## the previous run
==> flow/design.v (excerpt) <==
module Controller_FIR (
	input	[7:0] 	VPPG,             
	input 		  	Find_Setting,     
	input 		  	CLK,              
	input 		  	rst_n,            
	output 	[6:0] 	DC_Comp,          
	output 	[3:0] 	pga_Gain,         
	output 		  	LED_IR,           
	output 		  	LED_RED,          
	output  [19:0] 	Out_RED_Filtered, 
	output  [19:0] 	Out_IR_Filtered,  
	output  [3:0] 	LED_Drive         
);
make LEC_CHECK=0 ABC_AREA=1 CAP_MARGIN=20 CORE_MARGIN=2 CORE_UTILIZATION=72 CTS_CLUSTER_SIZE=98 SLEW_MARGIN=20 TNS_END_PERCENT=10 finish   # period 4.44 ns
run.sh (not shown) runs the stock make flow with config.mk's settings and CLKGATE_MAP_FILE=.
[the previous run] flow finished | final checks: failed | reasons: setup timing
Relative to the previous run, the following input files were edited for the current run:
- ABC_AREA removed (was 1)
- TNS_END_PERCENT removed (was 10)
- CORE_UTILIZATION changed from 72 to 16
- CTS_CLUSTER_SIZE removed (was 98)
- the clock period (ns, I/O delays scaled along) changed from 4.44 to 12.7
Results
Across the previous run and the current run, a clean result was obtained everywhere but in the previous run. Layout checks on the previous run: not met. Flow itself completed; violations: setup timing. The current run leaves more setup margin than the previous run. Delta(fill cell total of the finished layout, the current run - the previous run) > 0. Relative to the previous run, met3 usage decreased by 4.6 points in the current run. DRC violation count after routing across the previous run and the current run: no real change. Between the current run and the previous run, it is the current run whose routed wirelength normalized by instance count is lower, by 30%. Compared with the previous run, in the current run final cell utilization of the core shrank by 62 points, number of clock buffers in the layout grew by 21. Going from the previous run to the current run, the detailed route wirelength on metal2 was found to have gone down by 7.0 mm. In the current run the share of final layout cell area taken by non-clock buffers turned out 1.9 points lower than in the previous run. Going from the previous run to the current run, final non-filler cell area grows by 0.0019 mm². The final reports for the current run and the previous run show required time at the worst-slack endpoint higher in the former.

Controller_FIR again, from the RTL that the note above started with.
clock: 4.27 ns
lec_check: 0
abc_area: 1
cap_margin: 5
core_margin: 2
core_utilization: 68
cts_cluster_diameter: 90
hold_slack_margin: -0.08
slew_margin: 20
tns_end_percent: 5
The first run completed, yet does not pass: setup timing.
Then changed:
ABC_AREA = default   (was 1)
CAP_MARGIN = 20   (was 5)
CORE_UTILIZATION = 40   (was 68)
CTS_CLUSTER_DIAMETER = default   (was 90)
HOLD_SLACK_MARGIN = default   (was -0.08)
TNS_END_PERCENT = default   (was 5)
clock period = 7.24 ns   (was 4.27 ns; I/O delays follow)
This time the run completed with no timing, DRC or antenna violations.
Global-route usage shrinks by 15 points.
Setup slack improves by 1.9 ns.
Cell area is lower by 4.1%.
Routed wire length fell by 7.0%.
Fmax is lower by 16%.
Clock skew climbs by 0.0041 ns.
Then changed:
CORE_UTILIZATION = 54   (was 40)
CTS_CLUSTER_SIZE = 60   (was default)
HOLD_SLACK_MARGIN = 0.3   (was default)
clock period = 5.39 ns   (was 7.24 ns; I/O delays follow)
What happened: This time the run finished but fails on setup timing. Final cell count fell by 4.9%. Fmax rose by 12%. Utilization rose by 16 points.
Then changed:
CORE_UTILIZATION = 70   (was 54)
CTS_CLUSTER_SIZE = 38   (was 60)
HOLD_SLACK_MARGIN = default   (was 0.3)
clock period = 5.85 ns   (was 5.39 ns; I/O delays follow)
The changed run finished but failed the layout checks on setup timing.
First-iteration DRC count goes up by 48%.
Sequential share of layout area goes up by 0.58 points.
Cell count goes down by 4.8%.
Critical path depth goes down by 3.
Hold slack is about the same.
Global-route usage goes up by 7.3 points.
Worst setup slack gains 0.38 ns.
Synthesized area stays the same.
Register-to-register slack gains 0.38 ns.

Controller_FIR again, from the RTL that the note above started with.
Settings: LEC_CHECK=0, ABC_AREA=1, CAP_MARGIN=30, CELL_PAD_IN_SITES_DETAIL_PLACEMENT=0, CELL_PAD_IN_SITES_GLOBAL_PLACEMENT=3, CORE_MARGIN=5, CORE_UTILIZATION=29, CTS_CLUSTER_DIAMETER=36, PLACE_DENSITY_LB_ADDON=0.24, SETUP_SLACK_MARGIN=2.71, SLEW_MARGIN=35, TNS_END_PERCENT=50; clock period 10.6 ns.
==> next run, changes <==
Settings changed: ABC_AREA 1 to default, CAP_MARGIN 30 to 20, CELL_PAD_IN_SITES_DETAIL_PLACEMENT 0 to default, CELL_PAD_IN_SITES_GLOBAL_PLACEMENT 3 to default, CORE_MARGIN 5 to 2, CORE_UTILIZATION 29 to 71, CTS_CLUSTER_DIAMETER 36 to default, PLACE_DENSITY_LB_ADDON 0.24 to default, SETUP_SLACK_MARGIN 2.71 to default, SLEW_MARGIN 35 to 20, TNS_END_PERCENT 50 to default.
Clock period 10.6 ns to 7.24 ns, I/O delays scaled along.
Effect: Count of clock-buffer cells in the layout shrinks by 219. Wire length shrinks by about 22%. Area after synthesis shrinks by 2.1%.

Starting RTL as in the previous note.
clock: 10.6 ns
lec_check: 0
abc_area: 0
cap_margin: 30
cell_pad_in_sites_detail_placement: 2
cell_pad_in_sites_global_placement: 3
core_margin: 5
core_utilization: 47
cts_cluster_diameter: 36
place_density_lb_addon: 0.24
setup_slack_margin: 1.72
slew_margin: 20
tns_end_percent: 50
Edit:
CELL_PAD_IN_SITES_DETAIL_PLACEMENT = 0   (was 2)
CELL_PAD_IN_SITES_GLOBAL_PLACEMENT = 1   (was 3)
CORE_MARGIN = 2   (was 5)
CORE_UTILIZATION = 70   (was 47)
CTS_CLUSTER_SIZE = 14   (was unset)
PLACE_DENSITY_LB_ADDON = unset   (was 0.24)
clock period = 7.05 ns   (was 10.6 ns; I/O delays follow)
=>
- core utilization increases by 25 points
- design area fell by 2.4%
- routed wire length came out lower by 50%
- die size went down by 35%
- hold slack gets worse by 0.035 ns
- register-to-register slack is worse by 1.7 ns
- worst setup slack got worse by 1.7 ns
Edit:
ABC_AREA = unset   (was 0)
CAP_MARGIN = 20   (was 30)
CELL_PAD_IN_SITES_DETAIL_PLACEMENT = unset   (was 0)
CELL_PAD_IN_SITES_GLOBAL_PLACEMENT = unset   (was 1)
CORE_UTILIZATION = 63   (was 70)
CTS_CLUSTER_DIAMETER = unset   (was 36)
CTS_CLUSTER_SIZE = unset   (was 14)
SETUP_SLACK_MARGIN = unset   (was 1.72)
TNS_END_PERCENT = unset   (was 50)
clock period = 4.75 ns   (was 7.05 ns; I/O delays follow)
Now the flow finished with negative setup slack left.
Global-route usage goes down by 3.9 points.
Non-clock buffer count went up by 136.
First-iteration DRC count came out lower by 9.4%.
Cell area is lower by 0.60%.
Edit:
ABC_AREA = 1   (was unset)
CORE_UTILIZATION = 72   (was 63)
clock period = 5.5 ns   (was 4.75 ns; I/O delays follow)
After rerunning: The new run completed, yet does not pass: negative setup slack. Worst setup slack gains 1.2 ns. Global-route usage grows by 5.8 points. Sequential share of layout area shrinks by 0.28 points. Cell count grows by 9.0%. Routed wire length grows by about 8%. Hold slack gains 0.056 ns.

Starting RTL as in the previous note.
Settings: LEC_CHECK=0, CAP_MARGIN=20, CORE_MARGIN=2, CORE_UTILIZATION=72, CTS_CLUSTER_DIAMETER=280, CTS_CLUSTER_SIZE=21, SETUP_SLACK_MARGIN=0.42, SLEW_MARGIN=20; clock period 5.92 ns.
The baseline produced a layout that fails on negative setup slack.
Next try:
Settings changed: ABC_AREA from default to 1, CORE_UTILIZATION 72 to 68, CTS_CLUSTER_DIAMETER 280 to default, CTS_CLUSTER_SIZE 21 to default, SETUP_SLACK_MARGIN 0.42 to default.
Clock period 5.92 ns to 5.16 ns, I/O delays scaled along.
- The new run reached the layout checks and failed them: negative setup slack
- final area grows by 6.6%
- first-iteration DRC count went up by 14%
- hold slack gets worse by 0.0087 ns
- wire length came out higher by 10%
- critical path depth goes down by 4
- flip-flop count stays the same
Next try:
Settings changed: ABC_AREA 1 to default, CORE_UTILIZATION 68 to 60, CTS_CLUSTER_SIZE from default to 60.
Clock period 5.16 ns to 5.39 ns, I/O delays scaled along.
The changed run produced a layout that fails on negative setup slack.
Die size went up by 11%.
Clock skew went up by 0.019 ns.
Worst setup slack degrades by 0.16 ns.
Critical path depth went up by 4.
Routed wire length went down by 9.3%.
Cell count went down by 9.0%.
Flip-flop count is unchanged.
Next try:
Settings changed: CORE_UTILIZATION 60 to 65, CTS_CLUSTER_SIZE 60 to default.
Clock period 5.39 ns to 7.45 ns, I/O delays scaled along.
- Now the flow completed without violations
- cell area drops by a few percent
- hold slack stays flat
- worst setup slack is better by 1.4 ns
- fmax shrinks by roughly a tenth

Setup of job 523:
Starting RTL as in the previous note.
// Controller_FIR
module Controller_FIR (
	input	[7:0] 	VPPG,             
	input 		  	Find_Setting,     
	input 		  	CLK,              
	input 		  	rst_n,            
	output 	[6:0] 	DC_Comp,          
	output 	[3:0] 	pga_Gain,         
	output 		  	LED_IR,           
	output 		  	LED_RED,          
	output  [19:0] 	Out_RED_Filtered, 
	output  [19:0] 	Out_IR_Filtered,  
	output  [3:0] 	LED_Drive         
);
export LEC_CHECK = 0
export CAP_MARGIN = 35
export CORE_ASPECT_RATIO = 1.14
export CORE_MARGIN = 7
export CORE_UTILIZATION = 40
export CTS_CLUSTER_SIZE = 22
export PLACE_DENSITY_LB_ADDON = 0.17
export SLEW_MARGIN = 20
create_clock -name core_clock -period 10.0 [get_ports {CLK}]
diff inputs: job 523 => job 5632
--- a/flow/config.mk
+++ b/flow/config.mk
@@ -8,6 +8,10 @@
-export CAP_MARGIN = 35
-export CORE_ASPECT_RATIO = 1.14
-export CORE_MARGIN = 7
-export CORE_UTILIZATION = 40
-export CTS_CLUSTER_SIZE = 22
-export PLACE_DENSITY_LB_ADDON = 0.17
+export ABC_AREA = 1
+export CAP_MARGIN = 20
+export CELL_PAD_IN_SITES_GLOBAL_PLACEMENT = 3
+export CORE_MARGIN = 4
+export CORE_UTILIZATION = 63
+export CTS_CLUSTER_DIAMETER = 66
+export HOLD_SLACK_MARGIN = 0.23
+export MAX_ROUTING_LAYER = met4
+export MIN_ROUTING_LAYER = met2
+export PLACE_DENSITY = 0.59
Notes after the runs:
Job 5632 did not finish; a tool error ended it in global placement without I/O.
Compared with job 523, job 5632 shows cell row count that has gone down by more than 10%.
Vertical die dimension ended up 110 um lower on job 5632 than on job 523.
Taking job 523 as the reference, in job 5632 area reported by Yosys stat went up; cell count after synthesis went up.
For job 6834, these inputs were changed with respect to job 5632:
--- a/flow/config.mk
+++ b/flow/config.mk
@@ -8 +8 @@
-export ABC_AREA = 1
+export ABC_AREA = 0
@@ -9,0 +10 @@
+export CELL_PAD_IN_SITES_DETAIL_PLACEMENT = 2
@@ -12 +13 @@
-export CORE_UTILIZATION = 63
+export CORE_UTILIZATION = 47
@@ -15 +16 @@
-export MAX_ROUTING_LAYER = met4
+export MAX_ROUTING_LAYER = met5
@@ -17 +18 @@
-export PLACE_DENSITY = 0.59
+export PLACE_DENSITY_LB_ADDON = 0.23
==> flow/constraint.sdc <==
create_clock -name core_clock -period 6.22 [get_ports {CLK}]
set_input_delay 1.2440 -clock core_clock [delete_from_list [all_inputs] [get_ports {CLK}]]
set_output_delay 1.2440 -clock core_clock [all_outputs]
set_load 0.01 [all_outputs]
==> results <==
The average footprint of a synthesized cell of job 6834 is higher than that of job 5632.
Diff job 5632 -> job 6834: share of cell area taken by muxes after synthesis now larger; xor/xnor share of the synthesized area moved up; die area increased about 30%.
Comparing job 5632 and job 6834, width of the chip is higher on job 6834.
NOTE: synthesized area in job 6834 falls short of that of job 5632
In the summary table, job 5632 is marked failed, with error GPL-0301 raised in global placement without I/O.
| job 6834 | all stages done | FAIL | setup timing |
Job 5632 → job 6834: synthesized instance count went down.
Between job 5632 and job 6834, post-synthesis share of cell area spent on and-or and or-and gates increased.
Changes in job 8568 relative to job 6834:
--- a/flow/config.mk
+++ b/flow/config.mk
@@ -8 +7,0 @@
-export ABC_AREA = 0
@@ -10 +8,0 @@
-export CELL_PAD_IN_SITES_DETAIL_PLACEMENT = 2
@@ -12,2 +10,2 @@
-export CORE_MARGIN = 4
-export CORE_UTILIZATION = 47
+export CORE_MARGIN = 2
+export CORE_UTILIZATION = 40
@@ -15,4 +13 @@
-export HOLD_SLACK_MARGIN = 0.23
-export MAX_ROUTING_LAYER = met5
-export MIN_ROUTING_LAYER = met2
-export PLACE_DENSITY_LB_ADDON = 0.23
+export PLACE_DENSITY = 0.59
==> flow/constraint.sdc <==
create_clock -name core_clock -period 10.0 [get_ports {CLK}]
set_input_delay 2.0000 -clock core_clock [delete_from_list [all_inputs] [get_ports {CLK}]]
set_output_delay 2.0000 -clock core_clock [all_outputs]
set_load 0.01 [all_outputs]
- Job 8568: flow completed, timing, DRC and antenna clean
- Going from job 6834 to job 8568, via count of the first global-routing pass shrank by more than a quarter.
- Compared job 8568 vs job 6834, and growth of design area from synthesis to finish is down in job 8568.
- Between job 6834 and job 8568, non-clock buffering overhead in the final layout is lower for job 8568, job 6834 comes in above that.
- Relative to job 6834, job 8568 improves shortest clock period the worst path allows after layout.
- Job 8568 reports a higher inserted tap cell count than job 6834 does.
- Taking job 6834 as the reference, in job 8568 via-per-instance ratio went down by about 40%.
- Timing endpoint of the critical path: ir.output_data[18] -> job 6834, red.output_data[18] -> job 8568
- Highest-delay cell along the critical path: o41ai_1 -> job 8568, fa_1 -> job 6834
The following lists how job 3434 was set up differently from job 8568:
--- a/flow/config.mk
+++ b/flow/config.mk
@@ -9 +8,0 @@
-export CELL_PAD_IN_SITES_GLOBAL_PLACEMENT = 3
@@ -11,3 +10,2 @@
-export CORE_UTILIZATION = 40
-export CTS_CLUSTER_DIAMETER = 66
-export PLACE_DENSITY = 0.59
+export CORE_UTILIZATION = 72
+export CTS_CLUSTER_DIAMETER = 224
==> flow/constraint.sdc <==
create_clock -name core_clock -period 5.94 [get_ports {CLK}]
set_input_delay 1.1880 -clock core_clock [delete_from_list [all_inputs] [get_ports {CLK}]]
set_output_delay 1.1880 -clock core_clock [all_outputs]
set_load 0.01 [all_outputs]
[summary]
From the logs: job 3434 reached the end of the flow and failed the layout checks with setup timing.
Summary of job 3434 over job 8568: number of standard-cell rows in the floorplan now sits lower; met1 usage went up by 22 points.
Max y dimension of the die across job 8568 and job 3434: job 8568
Summary of job 3434 over job 8568: sum of routed wire length over all layers down about 12%.

Starting RTL as in the previous note.
Settings: LEC_CHECK=0, CAP_MARGIN=20, CELL_PAD_IN_SITES_DETAIL_PLACEMENT=1, CELL_PAD_IN_SITES_GLOBAL_PLACEMENT=0, CORE_MARGIN=7, CORE_UTILIZATION=43, PLACE_DENSITY_LB_ADDON=0.04, SETUP_SLACK_MARGIN=1.49, SLEW_MARGIN=35; clock period 11.2 ns.
The starting point ran to the end with no violations.
Change:
==> flow/config.mk (replaced) <==
export PLATFORM = sky130hd
export DESIGN_NAME = Controller_FIR
export DESIGN_NICKNAME = Controller_FIR
export VERILOG_FILES = /design/flow/design.v
export SDC_FILE = /design/flow/constraint.sdc
export NUM_CORES = 4
export LEC_CHECK = 0
export CAP_MARGIN = 20
export CORE_MARGIN = 2
export CORE_UTILIZATION = 65
export CTS_CLUSTER_DIAMETER = 280
export SLEW_MARGIN = 20
==> flow/constraint.sdc (replaced) <==
create_clock -name core_clock -period 5.92 [get_ports {CLK}]
set_input_delay 1.1840 -clock core_clock [delete_from_list [all_inputs] [get_ports {CLK}]]
set_output_delay 1.1840 -clock core_clock [all_outputs]
set_load 0.01 [all_outputs]
Effect:
- The new run ran to the end with violations: setup timing
- via count rose by 0.36%
- setup slack gets worse by 4.4 ns
- wire length fell by 12%
- register-to-register slack gets worse by 4.4 ns
- utilization rose by 24 points
- cell area fell by 0.60%
- critical path depth rose by 2
- non-clock buffer count rose by 84
- hold slack is about the same
